Design ARM, start of the top module:
module ARM(
	input clk, rst,
	output [32 - 1:0] imem_addr,
	input [32 - 1:0] imem_data,
	output [32 - 1:0] dmem_addr,
	output [32 - 1:0] dmem_wdata,
	output dmem_read,
	output dmem_write,
	input [32 - 1:0] dmem_rdata,
	input dmem_ready
);
	wire frwrd_mode = 1'b1;  
	wire freeze, branch_taken, flush;
	wire[32 - 1:0] 	PC_IF, PC_IF_Reg,
								PC_ID, PC_ID_Reg,
								PC_EXE, PC_EXE_Reg,
								PC_MEM, PC_MEM_Reg,
								PC_WB;
	wire [3:0] actual_status_register_out; 
	wire[32 - 1:0] 	Instruction_IF, Instruction_IF_Reg;
	wire hazard;
	assign freeze = hazard;
	wire branch_taken_ID_Reg;
	assign flush = branch_taken_ID_Reg;
	wire branch_taken_EXE;
	assign branch_taken_EXE = branch_taken_ID_Reg;
	wire [32 - 1 : 0] branch_address_EXE;
	wire freeze_MEM;  
	IF_Stage IF_Stage(
		.clk(clk), 
		.rst(rst),
		.freeze(freeze | freeze_MEM), 
		.branch_taken(branch_taken_EXE),
		.branch_addr(branch_address_EXE),
		.PC(PC_IF),
		.instruction(Instruction_IF),
		.imem_addr(imem_addr),
		.imem_data(imem_data)
	);
	IF_Stage_Reg IF_Stage_Reg(
		.clk(clk), 
		.rst(rst),
		.freeze(freeze | freeze_MEM), 
		.flush(flush),
  ...
Size in the first run: roughly 7,100 cells after synthesis, about 900 flip-flops, roughly 170 I/O pins.
clock: 18.7 ns
lec_check: 0
cap_margin: 20
cell_pad_in_sites_global_placement: 0
core_margin: 2
core_utilization: 55
cts_cluster_diameter: 380
place_density_lb_addon: 0.1
setup_slack_margin: -0.52
slew_margin: 20
tns_end_percent: 5
run.sh (not shown) runs the stock make flow with config.mk's settings and CLKGATE_MAP_FILE=.
The first run reached the layout checks and failed them: setup timing.
==> next run, changes <==
- CELL_PAD_IN_SITES_GLOBAL_PLACEMENT: 0 -> unset
- CORE_UTILIZATION: 55 -> 40
- CTS_CLUSTER_DIAMETER: 380 -> unset
- PLACE_DENSITY_LB_ADDON: 0.1 -> unset
- SETUP_SLACK_MARGIN: -0.52 -> unset
- TNS_END_PERCENT: 5 -> unset
- clock period: 18.7 -> 24.5 ns (I/O delays scaled with it)
What happened:
- Now the flow went through all stages and came out clean
- total power falls by a quarter to a third
- die size came out higher by well over a third
- final area is lower by a few percent
- routed wire length rose slightly
- combinational power goes down by a quarter to a third
- sequential power is lower by a quarter to a third
- non-clock buffer count is lower by 464

== amber ==
Starting RTL as in the previous note.
make LEC_CHECK=0 CAP_MARGIN=20 CELL_PAD_IN_SITES_GLOBAL_PLACEMENT=0 CORE_MARGIN=2 CORE_UTILIZATION=61 CTS_CLUSTER_DIAMETER=51 MAX_ROUTING_LAYER=met4 PLACE_DENSITY_LB_ADDON=0.1 SETUP_SLACK_MARGIN=5.0 SLEW_MARGIN=20 TNS_END_PERCENT=5 finish   # period 19.2 ns
amber: aborted in global routing (tool error)
#### Input delta (onyx over amber)
Settings: a deleted SETUP_SLACK_MARGIN that had been 5.0; a deleted MAX_ROUTING_LAYER that had been met4; a change of CORE_UTILIZATION from 61 to 57; a deleted CTS_CLUSTER_DIAMETER that had been 51; a deleted CELL_PAD_IN_SITES_GLOBAL_PLACEMENT that had been 0; a deleted PLACE_DENSITY_LB_ADDON that had been 0.1; a change of the clock period (ns, I/O delays scaled along) from 19.2 to 17.1.
[summary]
- amber did not run to completion, as it errored out during global routing.
- Nothing crashed in onyx and all stages finished; the problem is that the final layout failed, the offending checks being setup timing.
- From amber to onyx, number of distinct library cell variants in the gate-level netlist after synthesis did not move at all.
- Mux cell area share after synthesis came out exactly the same in amber and onyx.
- Per the comparison of onyx with amber, H-tree depth reported by CTS closely matched the old numbers; pre-CTS worst setup slack decreased by 0.33 ns relative to the old numbers; synthesized netlist net count closely matched the old numbers; count of buffers added by post-CTS timing repair for setup decreased by 40 relative to the old numbers.
- [compare] base=amber new=onyx: floorplan die area now larger, global placer's final weighted congestion now sits lower, number of rows created at floorplan +4, number of resized instances in the post-cts repair step shows a reduction of 128, detailed-placement wirelength estimate increased by 0.75% relative to the old numbers.
For fjord, these inputs were changed with respect to onyx:
Settings: changing CORE_UTILIZATION from 57 to 72; removing TNS_END_PERCENT (formerly 5); setting CTS_CLUSTER_SIZE to 31 for the first time; changing the clock period (ns, I/O delays scaled along) from 17.1 to 13.9.
### Flow results
- onyx → fjord: global placement routability congestion rose by 31%; number of nets produced by synthesis stayed essentially flat.
- The number of placement rows of fjord falls short of that of onyx by about 11%.
- Diff onyx..fjord | area fraction in compound gates after synthesis | unchanged
- Changes observed in fjord relative to onyx: number of gates resized after CTS rose by 168, die outline width shrank by 11%.
- onyx → fjord: height of the chip dropped 11%; yosys synthesis chip area barely changed; effective utilization at floorplan climbed 15 points; buffers inserted during post-CTS setup optimization climbed 69.
- Compared to onyx, fjord was floorplanned on a smaller die.
- For fjord, the flow was terminated by a tool error in global routing and produced no final design.
Here is what was changed in the inputs of xenon compared with fjord.
Settings: a deleted CTS_CLUSTER_SIZE that had been 31; an added SETUP_SLACK_MARGIN of 2.75; a change of CORE_UTILIZATION from 72 to 50; a change of the clock period (ns, I/O delays scaled along) from 13.9 to 11.0.
--- outcome ---
- Going from fjord to xenon, the post-cts sizing count was found to have gone up by about 180%.
- In the summary table, xenon is marked failed, with error ODB-0269 raised in global routing.
- Going from fjord to xenon, worst setup slack after placement went down by 1.71 ns, full die area went up by 43%, post-detailed-placement half-perimeter wirelength went up by 45000 um, number of buffers added by the clock tree synthesis step went up by about 1.1%, width of the die went up by 20%.
- Number of placed instances with taps included (xenon over fjord): increase, 799
- Comparing xenon with fjord, the tally of unique sky130hd cells used after synthesis came out essentially unchanged.
- Changes observed in xenon relative to fjord: mapped cell area roughly the same; placed instance area +5.4%.
Setup changes, xenon to nickel
Settings: setting CTS_CLUSTER_DIAMETER to 27 for the first time; changing SETUP_SLACK_MARGIN from 2.75 to 3.59; setting ABC_AREA to 1 for the first time; setting PLACE_DENSITY_LB_ADDON to 0.01 for the first time; setting CTS_CLUSTER_SIZE to 72 for the first time; changing CORE_UTILIZATION from 50 to 72; changing the clock period (ns, I/O delays scaled along) from 11.0 to 13.4.
[summary]
Relative to xenon, the full die area measured on nickel has decreased by more than a quarter. From xenon to nickel the numbers moved as follows: synthesized chip area reported by yosys rose 1.4%; vertical die dimension fell 55 um; synthesized area rose 1.4%; worst setup timing slack at the placement stage rose 2.86 ns. Status(nickel) = ERROR, stage = global routing. Relative to xenon, the area fraction in mux cells of nickel is lower by 3.6 points.
Changes in willow relative to nickel:
Settings: SETUP_SLACK_MARGIN changed from 3.59 to -1.02; ABC_AREA removed (was 1); PLACE_DENSITY_LB_ADDON removed (was 0.01); TNS_END_PERCENT newly set to 40; CTS_CLUSTER_DIAMETER removed (was 27); CTS_CLUSTER_SIZE removed (was 72); CORE_UTILIZATION changed from 72 to 50; the clock period (ns, I/O delays scaled along) changed from 13.4 to 11.0.
Findings:
- Not one of willow and nickel finished clean.
- Of willow and nickel, the run reporting the lower floorplan net count was willow.
- The run showing the smaller count of instances resized after the clock tree is built is willow.
- Changes observed in willow relative to nickel: area of the chip picked up an extra 41%, post-CTS repair timing setup buffer count now smaller, number of standard cells after synthesis saw a decrease, average instance area after synthesis grew by 1.3 um^2, AND-OR/OR-AND share of the synthesized area picked up an extra 9.0 points.
- When the final numbers for willow and nickel were put side by side, the total core area turned out to be smaller in nickel.
- For the number of buffers created by CTS, willow came in 96 lower than nickel did.
- Going from nickel to willow, area after synthesis shrinks by about 1.3%.
Power and IR drop assume default switching activity.
